==> flow/design.v (excerpt) <==
module usb_top_level(
    input logic clk,
    input logic n_rst,
    input logic hsel,
    input logic [3:0] haddr,
    input logic [1:0] htrans,
    input logic  [1:0] hsize,
    input logic hwrite,
    input logic [31:0] hwdata,
    output logic [31:0] hrdata,
    output logic hresp,
    output logic hready,
    output logic d_mode,
    input logic d_plus_in,
    input logic d_minus_in,
    output logic d_plus_out,
    output logic d_minus_out,
    output logic [6:0] buffer_occupancy,
    output logic get_rx_data,
    output logic [3:0] tx_packet,
    output logic tx_transfer_active
);
export LEC_CHECK = 0
export CAP_MARGIN = 20
export CELL_PAD_IN_SITES_DETAIL_PLACEMENT = 0
export CORE_MARGIN = 2
export CORE_UTILIZATION = 42
export MIN_ROUTING_LAYER = met1
export PLACE_DENSITY_LB_ADDON = 0.29
export SLEW_MARGIN = 5
create_clock -name core_clock -period 9.87 [get_ports {clk}]
run.sh (not shown) runs the stock make flow with config.mk's settings and CLKGATE_MAP_FILE=.
==> next run, changes <==
CELL_PAD_IN_SITES_DETAIL_PLACEMENT = unset   (was 0)
CORE_UTILIZATION = 61   (was 42)
MIN_ROUTING_LAYER = unset   (was met1)
PLACE_DENSITY_LB_ADDON = unset   (was 0.29)
SLEW_MARGIN = 20   (was 5)
clock period = 5.41 ns   (was 9.87 ns; I/O delays follow)
Total power grows by about 80%.
Clock power grows by 75%.
Cell area shrinks by 0.64%.
Setup slack is worse by 3.1 ns.
Die area shrinks by 31%.
Sequential share of layout area grows by 0.28 points.
Area after synthesis is unchanged.
Worst hold slack is better by 0.045 ns.
Count of clock-buffer cells in the layout shrinks by 19.
Via count grows by about 2.3%.
Critical path depth is unchanged.

---

Setup of P:
Starting RTL as in the previous note.
clock: 8.44 ns
lec_check: 0
abc_area: 0
cap_margin: 30
cell_pad_in_sites_detail_placement: 0
cell_pad_in_sites_global_placement: 3
core_aspect_ratio: 0.66
core_margin: 2
core_utilization: 34
cts_cluster_size: 59
gpl_routability_driven: 1
gpl_timing_driven: 0
max_routing_layer: met5
min_routing_layer: met2
place_density: 0.51
setup_slack_margin: -0.49
slew_margin: 25
tns_end_percent: 30
Status: P FAILED at global routing (5_1_grt) (tool error)
> inputs changed (P -> Q)
- GPL_ROUTABILITY_DRIVEN no longer set, was 1
- CELL_PAD_IN_SITES_DETAIL_PLACEMENT no longer set, was 0
- CTS_CLUSTER_SIZE no longer set, was 59
- MIN_ROUTING_LAYER no longer set, was met2
- CELL_PAD_IN_SITES_GLOBAL_PLACEMENT no longer set, was 3
- TNS_END_PERCENT no longer set, was 30
- CORE_ASPECT_RATIO no longer set, was 0.66
- SETUP_SLACK_MARGIN no longer set, was -0.49
- GPL_TIMING_DRIVEN no longer set, was 0
- ABC_AREA no longer set, was 0
- CAP_MARGIN now 20, was 30
- PLACE_DENSITY no longer set, was 0.51
- CORE_UTILIZATION now 45, was 34
- SLEW_MARGIN now 20, was 25
- MAX_ROUTING_LAYER no longer set, was met5
- the clock period (ns, I/O delays scaled along) now 6.66, was 8.44
[summary]
- Of P and Q, only P never reached the final stage.
- Core footprint on Q is down relative to P.
- P -> Q: sequential fraction of the synthesis area delta 0, exact match
- [compare] base=P new=Q: count of state elements after synthesis level, number of clock buffers inserted by TritonCTS higher.
- Summary of Q over P: horizontal die size went down 29%, fraction of the core area occupied by cells at floorplan now larger, die extent in y picked up an extra about 7%, number of cells in the design after placement has decreased.
- When the final numbers for Q and P were put side by side, the routability-driven placement congestion ratio turned out to be smaller in Q.
- Against P, site row count in Q rose by a few percent.
- Worst setup slack before clock tree synthesis (Q over P): decrease, 0.97 ns
Edits applied to the flow inputs when going from Q to R:
- a change of CORE_UTILIZATION from 45 to 44
- a change of the clock period (ns, I/O delays scaled along) from 6.66 to 12.0
==> results <==
R reached the final stage; the timing, DRC and antenna checks on its layout passed.
Share of total power in the clock network ends up lower on R.
Total power went down by more than a quarter going from Q to R.
Worst hold slack (lower): Q
What S does differently from R at the input level:
- putting SETUP_SLACK_MARGIN at 0.14 where nothing was set
- swapping 44 for 72 in CORE_UTILIZATION
- swapping 12.0 for 3.7 in the clock period (ns, I/O delays scaled along)
==> comparison <==
Diff R and S: count of standard-cell rows higher in R
S terminated abnormally: global routing (5_1_grt) reported GRT-0232.
Row final HPWL from detailed placement: S higher / R lower
R -> S: yosys synthesis chip area delta 0, exact match
Changes observed in S relative to R: count of placed standard cells including taps fell 130, placer's final routability congestion estimate rose 11%, placement-stage cell area rose 4.8%, post-place setup slack fell 5.10 ns.
Relative to R, chip footprint has gone down in S.
> inputs changed (S -> T)
- a change of CORE_UTILIZATION from 72 to 45
- a deleted SETUP_SLACK_MARGIN that had been 0.14
- a change of the clock period (ns, I/O delays scaled along) from 3.7 to 10.0
--- outcome ---
T — sum of net half-perimeters after detailed placement about 9% lower, S as reference
T went all the way through synthesis, placement and routing and the layout is clean on timing, DRC and antenna.
From S to T the numbers moved as follows: die size went up by 59%, combined area of all synthesized cells comparable.
Going from S to T, the buffer count from post-CTS setup fixing was found to have gone down by 21.
Against S, T comes in 116 higher on cell count after placement.
[compare] base=S new=T: number of buffers on the longest clock path closely matched the old numbers, core area now sits higher.

---

usb_top_level again, from the RTL that the note above started with.
// usb_top_level
module usb_top_level(
    input logic clk,
    input logic n_rst,
    input logic hsel,
    input logic [3:0] haddr,
    input logic [1:0] htrans,
    input logic  [1:0] hsize,
    input logic hwrite,
    input logic [31:0] hwdata,
    output logic [31:0] hrdata,
    output logic hresp,
    output logic hready,
    output logic d_mode,
    input logic d_plus_in,
    input logic d_minus_in,
    output logic d_plus_out,
    output logic d_minus_out,
    output logic [6:0] buffer_occupancy,
    output logic get_rx_data,
    output logic [3:0] tx_packet,
    output logic tx_transfer_active
);
Settings: LEC_CHECK=0, ABC_AREA=0, CAP_MARGIN=40, CORE_ASPECT_RATIO=1.22, CORE_MARGIN=2, CORE_UTILIZATION=60, CTS_CLUSTER_SIZE=20, GPL_ROUTABILITY_DRIVEN=1, GPL_TIMING_DRIVEN=1, SETUP_SLACK_MARGIN=0.2, SLEW_MARGIN=30; clock period 4.9 ns.
Edit:
Settings changed: ABC_AREA 0 to default, CAP_MARGIN 40 to 20, CORE_ASPECT_RATIO 1.22 to default, CORE_UTILIZATION 60 to 44, CTS_CLUSTER_SIZE 20 to default, GPL_ROUTABILITY_DRIVEN 1 to default, GPL_TIMING_DRIVEN 1 to default, SETUP_SLACK_MARGIN 0.2 to default, SLEW_MARGIN 30 to 20.
Clock period 4.9 ns to 11.3 ns, I/O delays scaled along.
Outcome:
- The new run completed without violations
- global-route usage fell by 14 points
- routed wire length drops by 4.2%
- worst setup slack gains 3900 ps
- sequential power goes down by 57%
- power falls by 56%
- synthesized area does not change

---

Starting RTL as in the previous note.
Design usb_top_level, start of the top module:
module usb_top_level(
    input logic clk,
    input logic n_rst,
    input logic hsel,
    input logic [3:0] haddr,
    input logic [1:0] htrans,
    input logic  [1:0] hsize,
    input logic hwrite,
    input logic [31:0] hwdata,
    output logic [31:0] hrdata,
    output logic hresp,
    output logic hready,
    output logic d_mode,
    input logic d_plus_in,
    input logic d_minus_in,
    output logic d_plus_out,
    output logic d_minus_out,
    output logic [6:0] buffer_occupancy,
    output logic get_rx_data,
    output logic [3:0] tx_packet,
    output logic tx_transfer_active
);
logic [3:0] rx_packet;
logic rx_data_ready;
logic rx_transfer_active;
logic rx_error;
logic store_rx_packet_data;
logic [7:0] rx_packet_data;
logic flush;
logic [7:0] rx_data;
logic store_tx_data;
logic [7:0] tx_data;
logic clear;
logic tx_error;
logic get_tx_packet_data;
logic [7:0] tx_packet_data;
ahb_slave AHB_SLAVE(
    .clk(clk),
    .n_rst(n_rst),
    .hsel(hsel),
    .hwrite(hwrite),
    .hsize(hsize),
    .haddr(haddr),
    .htrans(htrans),
    .hwdata(hwdata),
    .hrdata(hrdata),
    .hresp(hresp),
    .hready(hready),
    .dmode(d_mode),
    .rx_packet(rx_packet),
    .rx_data_ready(rx_data_ready),
    .rx_transfer_active(rx_transfer_active),
    .rx_error(rx_error),
    .buffer_occupancy(buffer_occupancy),
    .rx_data(rx_data),
    .get_rx_data(get_rx_data),
    .store_tx_data(store_tx_data),
    .tx_data(tx_data),
    .clear(clear),
  ...
Settings: LEC_CHECK=0, CAP_MARGIN=20, CELL_PAD_IN_SITES_GLOBAL_PLACEMENT=0, CORE_MARGIN=2, CORE_UTILIZATION=41, CTS_CLUSTER_DIAMETER=64, GPL_ROUTABILITY_DRIVEN=1, HOLD_SLACK_MARGIN=-0.08, PLACE_DENSITY_LB_ADDON=0.08, SETUP_SLACK_MARGIN=3.09, SLEW_MARGIN=20; clock period 11.3 ns.
The baseline ran to the end with no violations.
Then changed:
- CELL_PAD_IN_SITES_GLOBAL_PLACEMENT: 0 -> default
- CORE_UTILIZATION: 41 -> 57
- CTS_CLUSTER_DIAMETER: 64 -> default
- GPL_ROUTABILITY_DRIVEN: 1 -> default
- HOLD_SLACK_MARGIN: -0.08 -> default
- PLACE_DENSITY_LB_ADDON: 0.08 -> default
- SETUP_SLACK_MARGIN: 3.09 -> default
- clock period: 11.3 -> 4.52 ns (I/O delays scaled with it)
=>
- global-route usage increases by 11 points
- first-iteration DRC count increases by 15%
- power increases by 150%
Then changed:
- CORE_UTILIZATION: 57 -> 53
- clock period: 4.52 -> 6.66 ns (I/O delays scaled with it)
After rerunning: The new run produced a clean layout; routed wire length drops by 3.1%; cell count drops by 1.5%; worst setup slack gains 0.42 ns; core utilization drops by 6.6 points; clock skew climbs by 0.0073 ns; clock power drops by 34%; flip-flop count stays the same; area after synthesis stays the same; sequential share of layout area climbs by 1.2 points; worst hold slack gains 0.11 ns; cell area drops by 2.8%.
Then changed:
- CORE_UTILIZATION: 53 -> 64
- CTS_CLUSTER_SIZE: default -> 100
- clock period: 6.66 -> 7.23 ns (I/O delays scaled with it)
First-iteration DRC count climbs by well over a third.
Flip-flop count stays the same.
Non-clock buffer count goes up by 18.
Global-route usage is higher by 8.2 points.
Setup slack gains 0.64 ns.
Power went down by a few percent.
Utilization is higher by 12 points.
Combinational power came out lower by a few percent.
Synthesized area is unchanged.
Via count went up by a few percent.
Register-to-register slack is better by 0.39 ns.
Power and IR drop assume default switching activity.
